==> run a <==
Design alu, start of the top module:
module alu (
    input               i_clk,
    input               i_rst_n,
    input               i_valid,
    input signed [11:0] i_data_a,
    input signed [11:0] i_data_b,
    input        [2:0]  i_inst,
    output              o_valid,
    output       [11:0] o_data,
    output              o_overflow
);
reg  [11:0] o_data_w, o_data_r;
reg         o_valid_w, o_valid_r;
reg         o_overflow_w, o_overflow_r;
reg  [19:0] data_old;
reg         overflow_old;
wire [12:0] data_add, data_sub, data_mean;
wire [23:0] data_mul;
wire [19:0] data_mul_round;
wire [20:0] data_mac;
wire [11:0] data_a_abs, data_b_abs;
assign o_valid = o_valid_r;
assign o_data = o_data_r;
assign o_overflow = o_overflow_r;
assign data_add = {i_data_a[11], i_data_a} + {i_data_b[11], i_data_b};
assign data_sub = {i_data_a[11], i_data_a} - {i_data_b[11], i_data_b};
assign data_mul = {{12{i_data_a[11]}}, i_data_a} * {{12{i_data_b[11]}}, i_data_b};
assign data_mul_round = {data_mul[23], data_mul[23:5]} + {19'd0, data_mul[4]};
assign data_mac = {data_mul_round[19], data_mul_round} + {data_old[19], data_old};
assign data_mean = data_add >> 1;
assign data_a_abs = i_data_a[11]? ~(i_data_a)+12'd1: i_data_a;
assign data_b_abs = i_data_b[11]? ~(i_data_b)+12'd1: i_data_b;
always@(*) begin
  o_data_w = 12'd0;
  o_valid_w = i_valid;
  o_overflow_w = 1'b0;
  case(i_inst)
    3'b000: begin  
      o_overflow_w = ^data_add[12:11];
      o_data_w = data_add[11:0];
    end
    3'b001: begin  
      o_overflow_w = ^data_sub[12:11];
      o_data_w = data_sub[11:0];
    end
    3'b010: begin  
      o_data_w = data_mul_round[11:0];
      o_overflow_w = ~(data_mul_round[19:11] == 9'b1_1111_1111 | data_mul_round[19:11] == 9'b0_0000_0000);
    end
    3'b011: begin  
      o_data_w = data_mac[11:0]; 
      o_overflow_w = ~(data_mac[20:11] == 10'b11_1111_1111 | data_mac[20:11] == 10'b00_0000_0000) | overflow_old;
    end
    3'b100: begin  
      o_data_w = ~(i_data_a ^ i_data_b);
    end
    3'b101: begin  
      o_data_w = ~i_data_a[11]? i_data_a: 12'd0;
    end
    3'b110: begin  
      o_data_w = data_mean[11:0];
    end
    3'b111: begin  
      o_data_w = (data_a_abs >= data_b_abs)? data_a_abs: data_b_abs;
    end
  endcase
end
always@(posedge i_clk or negedge i_rst_n) begin
  if(~i_rst_n) begin
    o_data_r <= 12'd0;
    o_overflow_r <= 1'b0;
  ...
==> flow/config.mk <==
export PLATFORM = sky130hd
export DESIGN_NAME = alu
export DESIGN_NICKNAME = alu
export VERILOG_FILES = /design/flow/design.v
export SDC_FILE = /design/flow/constraint.sdc
export NUM_CORES = 4
export LEC_CHECK = 0
export CAP_MARGIN = 20
export CORE_MARGIN = 2
export CORE_UTILIZATION = 65
export CTS_CLUSTER_DIAMETER = 50
export SLEW_MARGIN = 20
export TNS_END_PERCENT = 5
==> flow/constraint.sdc <==
create_clock -name core_clock -period 9.43 [get_ports {i_clk}]
set_input_delay 1.8860 -clock core_clock [delete_from_list [all_inputs] [get_ports {i_clk}]]
set_output_delay 1.8860 -clock core_clock [all_outputs]
set_load 0.01 [all_outputs]
run.sh (not shown) runs the stock make flow with config.mk's settings and CLKGATE_MAP_FILE=.
==> inputs of run b, as changes to run a <==
CORE_UTILIZATION = 40   (was 65)
CTS_CLUSTER_DIAMETER = default   (was 50)
TNS_END_PERCENT = default   (was 5)
==> flow/constraint.sdc (replaced) <==
create_clock -name core_clock -period 10.0 [get_ports {i_clk}]
set_input_delay 2.0000 -clock core_clock [delete_from_list [all_inputs] [get_ports {i_clk}]]
set_output_delay 2.0000 -clock core_clock [all_outputs]
set_load 0.01 [all_outputs]
==> inputs of run c, as changes to run a <==
ABC_AREA = 1   (was default)
CAP_MARGIN = 40   (was 20)
CORE_UTILIZATION = 72   (was 65)
CTS_CLUSTER_DIAMETER = default   (was 50)
CTS_CLUSTER_SIZE = 11   (was default)
SETUP_SLACK_MARGIN = 0.6   (was default)
TNS_END_PERCENT = default   (was 5)
==> flow/constraint.sdc (replaced) <==
create_clock -name core_clock -period 7.69 [get_ports {i_clk}]
set_input_delay 1.5380 -clock core_clock [delete_from_list [all_inputs] [get_ports {i_clk}]]
set_output_delay 1.5380 -clock core_clock [all_outputs]
set_load 0.01 [all_outputs]
==> inputs of run d, as changes to run a <==
CORE_UTILIZATION = 72   (was 65)
CTS_CLUSTER_DIAMETER = default   (was 50)
CTS_CLUSTER_SIZE = 99   (was default)
PLACE_DENSITY = 0.37   (was default)
TNS_END_PERCENT = 20   (was 5)
==> flow/constraint.sdc (replaced) <==
create_clock -name core_clock -period 9.23 [get_ports {i_clk}]
set_input_delay 1.8460 -clock core_clock [delete_from_list [all_inputs] [get_ports {i_clk}]]
set_output_delay 1.8460 -clock core_clock [all_outputs]
set_load 0.01 [all_outputs]
==> flow_summary.html <==
<h2>Synthesis and place &amp; route</h2>
<table>
<tr><th>Metric</th><th>Value</th></tr>
<tr><th colspan="2">Floorplanning</th></tr>
<tr><td>Core box area</td><td>15300 um2</td></tr>
<tr><td>Die boundary height</td><td>roughly 130 um</td></tr>
<tr><td>Cell row count</td><td>45</td></tr>
<tr><th colspan="2">Logic synthesis</th></tr>
<tr><td>Fraction of the mapped netlist area in simple logic gates</td><td>0.280</td></tr>
<tr><td>Syn Area/Cell</td><td>6.65 um2</td></tr>
<tr><td>Area fraction in xor and xnor cells</td><td>0.0340</td></tr>
<tr><td>Compound-cell area share of the yosys netlist</td><td>0.108</td></tr>
<tr><td>Mux share of post-synthesis cell area</td><td>0</td></tr>
<tr><th colspan="2">Status</th></tr>
<tr><td>Stage where the run ended</td><td>4_1_cts</td></tr>
<tr><td>Error Message</td><td>[ERROR DPL-0038] Utilization greater than 100%, impossible to legalize</td></tr>
<tr><td>Run status</td><td>did not finish</td></tr>
<tr><th colspan="2">Placement</th></tr>
<tr><td>Hpwl dp</td><td>35.6 mm</td></tr>
<tr><td>Worst slack at placement</td><td>-1.18 ns</td></tr>
</table>
[end of results for run c]
==> flow_summary.html <==
<h3>Run summary</h3>
<table>
<tr><th>Metric</th><th>Value</th></tr>
<tr><th colspan="2">Floorplanning</th></tr>
<tr><td>Core box area</td><td>around 26000 um2</td></tr>
<tr><td>Cell row count</td><td>about 60</td></tr>
<tr><td>Die boundary height</td><td>approximately 170 um</td></tr>
<tr><th colspan="2">Finish</th></tr>
<tr><td>Relative area of clock buffers and inverters in the final design</td><td>0.00607</td></tr>
<tr><th colspan="2">GRT</th></tr>
<tr><td>Met2 GRT Util</td><td>0.420</td></tr>
<tr><td>Global-route wire length before repair</td><td>roughly 53 mm</td></tr>
<tr><th colspan="2">Status</th></tr>
<tr><td>Run status</td><td>complete, no violations</td></tr>
<tr><th colspan="2">Critical path</th></tr>
<tr><td>Kind of cell adding the most delay to the critical path</td><td>adder cells</td></tr>
<tr><th colspan="2">Logic synthesis</th></tr>
<tr><td>Mux share of post-synthesis cell area</td><td>0.0145</td></tr>
<tr><td>Fraction of the mapped netlist area in simple logic gates</td><td>0.190</td></tr>
<tr><td>Syn Area/Cell</td><td>between 7 and 8 um2</td></tr>
<tr><td>Compound-cell area share of the yosys netlist</td><td>0.162</td></tr>
<tr><th colspan="2">Placement</th></tr>
<tr><td>Hpwl dp</td><td>26.8 mm</td></tr>
<tr><th colspan="2">Clocking</th></tr>
<tr><td>Postcts setup bufs</td><td>0</td></tr>
<tr><th colspan="2">Final timing</th></tr>
<tr><td>Total of endpoints with negative setup slack in the final report</td><td>0</td></tr>
</table>
[end of results for run b]
==> flow_summary.html <==
<h2>Synthesis and place &amp; route</h2>
<table>
<tr><th>Metric</th><th>Value</th></tr>
<tr><th colspan="2">Status</th></tr>
<tr><td>Run status</td><td>did not finish</td></tr>
<tr><td>Stage where the run ended</td><td>5_1_grt</td></tr>
<tr><td>Error Message</td><td>[ERROR GRT-0232] Routing congestion too high. Check the congestion heatmap in the GUI.</td></tr>
<tr><th colspan="2">Clocking</th></tr>
<tr><td>Post_cts resized</td><td>between 150 and 200</td></tr>
<tr><td>Number of H-tree levels</td><td>1</td></tr>
<tr><td>Total clock sinks</td><td>27</td></tr>
<tr><th colspan="2">Logic synthesis</th></tr>
<tr><td>Warning count from the yosys run</td><td>1</td></tr>
<tr><td>Area fraction in xor and xnor cells</td><td>0.0726</td></tr>
<tr><td>Syn Area/Cell</td><td>between 7 and 8 um2</td></tr>
<tr><td>Compound-cell area share of the yosys netlist</td><td>0.162</td></tr>
<tr><td>Mux share of post-synthesis cell area</td><td>0.0145</td></tr>
<tr><td>Fraction of the mapped netlist area in simple logic gates</td><td>0.190</td></tr>
<tr><td>Count of state elements after synthesis</td><td>27</td></tr>
<tr><th colspan="2">Floorplanning</th></tr>
<tr><td>Cell row count</td><td>44</td></tr>
<tr><td>Die boundary height</td><td>between 100 and 150 um</td></tr>
<tr><td>Number of top-level pins</td><td>44</td></tr>
<tr><th colspan="2">Placement</th></tr>
<tr><td>Worst slack at placement</td><td>-0.892 ns</td></tr>
<tr><td>Hpwl dp</td><td>a little over 30 mm</td></tr>
</table>
[end of results for run d]
==> flow_summary.html <==
<h3>Run summary</h3>
<table>
<tr><th>Metric</th><th>Value</th></tr>
<tr><th colspan="2">Floorplanning</th></tr>
<tr><td>Core box area</td><td>15800 um2</td></tr>
<tr><td>Floorplan-stage core utilization</td><td>0.662</td></tr>
<tr><td>Die boundary height</td><td>roughly 130 um</td></tr>
<tr><th colspan="2">Logic synthesis</th></tr>
<tr><td>Syn Area/Cell</td><td>around 8.0 um2</td></tr>
<tr><td>Mux share of post-synthesis cell area</td><td>0.0145</td></tr>
<tr><td>Compound-cell area share of the yosys netlist</td><td>0.162</td></tr>
<tr><td>Number of synthesized flops with an enable pin</td><td>0</td></tr>
<tr><th colspan="2">Placement</th></tr>
<tr><td>Worst slack at placement</td><td>-0.586 ns</td></tr>
<tr><td>Hpwl dp</td><td>around 27 mm</td></tr>
<tr><th colspan="2">Final timing</th></tr>
<tr><td>Setup WS post-layout</td><td>-0.0442 ns</td></tr>
<tr><td>Total of endpoints with negative setup slack in the final report</td><td>1</td></tr>
<tr><th colspan="2">Worst hold path</th></tr>
<tr><td>Worst hold path cell count</td><td>1</td></tr>
<tr><th colspan="2">Status</th></tr>
<tr><td>Run status</td><td>complete, but fails checks</td></tr>
<tr><td>Set of violated layout checks</td><td>negative setup slack</td></tr>
<tr><th colspan="2">Clocking</th></tr>
<tr><td>Number of hold-repair buffers added at the cts stage</td><td>0</td></tr>
</table>
[end of results for run a]
